==> inputs of job 6352 <==
## main
module main(clk, rst, mem_rdata, mem_addr, mem_wdata, mem_we);
Settings: LEC_CHECK=0, CAP_MARGIN=0, CELL_PAD_IN_SITES_GLOBAL_PLACEMENT=1, CORE_MARGIN=7, CORE_UTILIZATION=41, CTS_CLUSTER_SIZE=82, MAX_ROUTING_LAYER=met4, SETUP_SLACK_MARGIN=-0.61, SLEW_MARGIN=40, TNS_END_PERCENT=85; clock period 6.74 ns.
run.sh (not shown) runs the stock make flow with config.mk's settings and CLKGATE_MAP_FILE=.
==> inputs of job 7482, as changes to job 6352 <==
Settings changed: CAP_MARGIN 0 to 20, CELL_PAD_IN_SITES_GLOBAL_PLACEMENT 1 to unset, CORE_MARGIN 7 to 2, CORE_UTILIZATION 41 to 40, CTS_CLUSTER_SIZE 82 to unset, MAX_ROUTING_LAYER met4 to unset, SETUP_SLACK_MARGIN -0.61 to unset, SLEW_MARGIN 40 to 20, TNS_END_PERCENT 85 to unset.
==> flow/constraint.sdc (replaced) <==
create_clock -name core_clock -period 5.48 [get_ports {clk}]
set_input_delay 1.0960 -clock core_clock [delete_from_list [all_inputs] [get_ports {clk}]]
set_output_delay 1.0960 -clock core_clock [all_outputs]
set_load 0.01 [all_outputs]
==> inputs of job 1171, as changes to job 6352 <==
Settings changed: ABC_AREA set to 1, CAP_MARGIN 0 to 20, CELL_PAD_IN_SITES_GLOBAL_PLACEMENT 1 to unset, CORE_MARGIN 7 to 2, CORE_UTILIZATION 41 to 72, CTS_CLUSTER_SIZE 82 to unset, MAX_ROUTING_LAYER met4 to unset, PLACE_DENSITY set to 0.38, SETUP_SLACK_MARGIN -0.61 to 0.43, SLEW_MARGIN 40 to 20, TNS_END_PERCENT 85 to unset.
==> flow/constraint.sdc (replaced) <==
create_clock -name core_clock -period 4.96 [get_ports {clk}]
set_input_delay 0.9920 -clock core_clock [delete_from_list [all_inputs] [get_ports {clk}]]
set_output_delay 0.9920 -clock core_clock [all_outputs]
set_load 0.01 [all_outputs]
==> notes <==
Job 1171 died in global routing with GRT-0232. Job 7482 finished clean. Job 6352 passed the timing, DRC and antenna checks.
Register-to-register slack: job 6352 is better than job 7482 (0.98 ns).
Against job 6352, the clock power of job 7482 is higher by about 20%.
Of job 7482 and job 6352, job 7482 has the higher final cell count (gap 8.8%, measured against job 6352).
Against job 7482, the total power of job 6352 is smaller by about 20%.
Against job 6352, the worst setup slack of job 7482 is worse by 0.092 ns.

---

==> trial 95 <==
main again, from the RTL that the note above started with.
export LEC_CHECK = 0
export ABC_AREA = 0
export CAP_MARGIN = 20
export CORE_ASPECT_RATIO = 1.97
export CORE_MARGIN = 2
export CORE_UTILIZATION = 46
export CTS_CLUSTER_DIAMETER = 316
export CTS_CLUSTER_SIZE = 98
export PLACE_DENSITY = 0.38
export SLEW_MARGIN = 20
export TNS_END_PERCENT = 10
create_clock -name core_clock -period 5.5 [get_ports {clk}]
==> build 44: changes against trial 95 <==
Settings changed: ABC_AREA 0 to default, CORE_ASPECT_RATIO 1.97 to default, CORE_UTILIZATION 46 to 33, CTS_CLUSTER_DIAMETER 316 to default, CTS_CLUSTER_SIZE 98 to default, PLACE_DENSITY 0.38 to default, TNS_END_PERCENT 10 to default.
==> flow/constraint.sdc (replaced) <==
create_clock -name core_clock -period 8.07 [get_ports {clk}]
set_input_delay 1.6140 -clock core_clock [delete_from_list [all_inputs] [get_ports {clk}]]
set_output_delay 1.6140 -clock core_clock [all_outputs]
set_load 0.01 [all_outputs]
==> build 38: changes against trial 95 <==
Settings changed: ABC_AREA 0 to default, CORE_ASPECT_RATIO 1.97 to default, CORE_UTILIZATION 46 to 72, CTS_CLUSTER_DIAMETER 316 to default, CTS_CLUSTER_SIZE 98 to 51, PLACE_DENSITY 0.38 to 0.65, TNS_END_PERCENT 10 to 45.
==> flow/constraint.sdc (replaced) <==
create_clock -name core_clock -period 3.78 [get_ports {clk}]
set_input_delay 0.7560 -clock core_clock [delete_from_list [all_inputs] [get_ports {clk}]]
set_output_delay 0.7560 -clock core_clock [all_outputs]
set_load 0.01 [all_outputs]
==> results <==
	trial 95	build 38	build 44
Status	complete, no violations	did not finish	complete, no violations
Stage where the flow stopped	-	clock tree synthesis (4_1_cts)	-
Count of buffering cells on the critical path with inverters included	5	-	2
Post-layout utilization of the core	0.574	-	0.375
Number of standard cells in the final layout excluding fillers	1,569	-	1,563
Sum Neg Setup Slack	0 ps	-	0 ps
Endpoint kind of the worst setup timing path	output pin	-	output pin
Max clock buf depth	2	-	2
Worst supply voltage drop on vdd	0.000348 V	-	0.000160 V
Met1 layer wirelength in the final routing	13.1 mm	-	14.8 mm
Inverter tally of the final layout excluding the clock network	29	-	29
Main power group	clock	-	registers
Clkbuf count	24	-	21
Switching power share of the total	0.320	-	0.340
Final Max Tran Viols	0	-	0
Cell area after placement	0.0107 mm²	0.0115 mm²	0.00991 mm²
Clk cell area share	0.0519	-	0.0525
Number of filler cells placed in the layout	1,910	-	2,935
Power is estimated from default activity; no workload was simulated.
